==> lagoon <==
==> flow/design.v (excerpt) <==
module Attention_top #(
    parameter INPUT_WIDTH = 8,
    parameter NUM_CODE_WIDTH = 5,
    parameter MATRIX_SIZE = 3,
    parameter ADDR_WIDTH = $clog2(MATRIX_SIZE**2<<2),
    parameter OUTPUT_WIDTH = $clog2(MATRIX_SIZE*(2**INPUT_WIDTH))-1
)(
    input clk,
    input reset_n,
    input start,
    input softmax_req,DATA_write_EN,
    input  [INPUT_WIDTH*MATRIX_SIZE-1:0] Q_INPUT,
    input [INPUT_WIDTH*MATRIX_SIZE-1:0] MATRIX_INPUT,
    output reg [MATRIX_SIZE*OUTPUT_WIDTH-1:0] Output_RESULT,
    input output_req
);
wire [ADDR_WIDTH-1:0] Q_S_addr, write_addr;
wire [MATRIX_SIZE*OUTPUT_WIDTH-1:0] QK_RESULT;
wire write_enable;
wire job_start;
wire [INPUT_WIDTH*MATRIX_SIZE*MATRIX_SIZE-1:0] MATRIX_OUTPUT;
wire [OUTPUT_WIDTH*MATRIX_SIZE-1:0] output_buffer_READ_VALUE;
wire [INPUT_WIDTH*MATRIX_SIZE-1:0] Q_S_date;
wire K_V_read_EN;
wire Q_S_read_EN;
reg output_buffer_READ_EN;
reg [ADDR_WIDTH-1:0] output_buffer_READ_ADDR;
reg [ADDR_WIDTH-1:0] output_READ_ADDR;
    Array_control #(
        .INPUT_WIDTH(INPUT_WIDTH),
        .NUM_CODE_WIDTH(NUM_CODE_WIDTH),
        .MATRIX_SIZE(MATRIX_SIZE),
        .ADDR_WIDTH(ADDR_WIDTH),
        .OUTPUT_WIDTH(OUTPUT_WIDTH)
    ) array_control_inst (
        .start(start),
        .clk(clk),
        .reset_n(reset_n),
        .buffer_input_q(Q_S_date),
        .buffer_input_k(MATRIX_OUTPUT),
        .job_start(job_start),
        .buffer_read_K_EN(K_V_read_EN),
        .buffer_read_Q_EN(Q_S_read_EN),
        .write_enable(write_enable),
        .write_addr(write_addr),
        .buffer_Q_addr(Q_S_addr),
        .QK_RESULT(QK_RESULT)
    );
    matrix_buffer #(
  ...
export LEC_CHECK = 0
export ABC_AREA = 1
export CAP_MARGIN = 0
export CELL_PAD_IN_SITES_DETAIL_PLACEMENT = 1
export CELL_PAD_IN_SITES_GLOBAL_PLACEMENT = 0
export CORE_MARGIN = 5
export CORE_UTILIZATION = 49
export CTS_CLUSTER_SIZE = 84
export HOLD_SLACK_MARGIN = 0.16
export MAX_ROUTING_LAYER = met4
export MIN_ROUTING_LAYER = met1
export SETUP_SLACK_MARGIN = 1.32
export SLEW_MARGIN = 30
export TNS_END_PERCENT = 5
create_clock -name core_clock -period 4.53 [get_ports {clk}]
run.sh (not shown) runs the stock make flow with config.mk's settings and CLKGATE_MAP_FILE=.
==> indigo (differences from lagoon) <==
==> flow/config.mk (replaced) <==
export PLATFORM = sky130hd
export DESIGN_NAME = Attention_top
export DESIGN_NICKNAME = Attention_top
export VERILOG_FILES = /design/flow/design.v
export SDC_FILE = /design/flow/constraint.sdc
export NUM_CORES = 4
export LEC_CHECK = 0
export ABC_AREA = 1
export CAP_MARGIN = 15
export CELL_PAD_IN_SITES_DETAIL_PLACEMENT = 1
export CELL_PAD_IN_SITES_GLOBAL_PLACEMENT = 3
export CORE_MARGIN = 2
export CORE_UTILIZATION = 49
export CTS_CLUSTER_SIZE = 69
export HOLD_SLACK_MARGIN = 0.11
export MAX_ROUTING_LAYER = met4
export MIN_ROUTING_LAYER = met1
export PLACE_DENSITY = 0.68
export SETUP_SLACK_MARGIN = 1.32
export SLEW_MARGIN = 30
export TNS_END_PERCENT = 5
==> ember (differences from lagoon) <==
==> flow/config.mk (replaced) <==
export PLATFORM = sky130hd
export DESIGN_NAME = Attention_top
export DESIGN_NICKNAME = Attention_top
export VERILOG_FILES = /design/flow/design.v
export SDC_FILE = /design/flow/constraint.sdc
export NUM_CORES = 4
export LEC_CHECK = 0
export ABC_AREA = 1
export CAP_MARGIN = 0
export CORE_MARGIN = 2
export CORE_UTILIZATION = 72
export CTS_CLUSTER_DIAMETER = 355
export CTS_CLUSTER_SIZE = 96
export PLACE_DENSITY = 0.4
export SLEW_MARGIN = 20
==> flow/constraint.sdc (replaced) <==
create_clock -name core_clock -period 2.31 [get_ports {clk}]
set_input_delay 0.4620 -clock core_clock [delete_from_list [all_inputs] [get_ports {clk}]]
set_output_delay 0.4620 -clock core_clock [all_outputs]
set_load 0.01 [all_outputs]
==> results <==
|  | ember | indigo | lagoon |
|---|---|---|---|
| Count of cells resized by post-cts repair | 562 | - | 42 |
| Core utilization at floorplan | 72.5% | 49.4% | 49.3% |
| Clock root cell | sky130_fd_sc_hd__clkbuf_16 | - | sky130_fd_sc_hd__clkbuf_16 |
| Number of clock sinks | 1234 | - | 1234 |
| Core Area | 80300 sq um | 118000 sq um | 118000 sq um |
| I/O Pins | 81 | - | 81 |
| Placer's final routability congestion estimate | 1.02 | - | 0.948 |
| Inst Count DP | 8106 | - | 8021 |
| Placed cell areas | 66100 sq um | - | 61100 sq um |
| Die width | 288 um | 349 um | 355 um |
| Status | aborted with a tool error | aborted with a tool error | complete, no violations |
| Stage where the flow stopped | global routing | global placement without I/O | - |
| Post-CTS Hold Fix Bufs | 1 | - | 0 |
| Worst slack after detailed placement | -567 ps | - | 664 ps |
| Die Area | 83200 sq um | 122000 sq um | 126000 sq um |
| Vertical die dimension | 288 um | 349 um | 355 um |
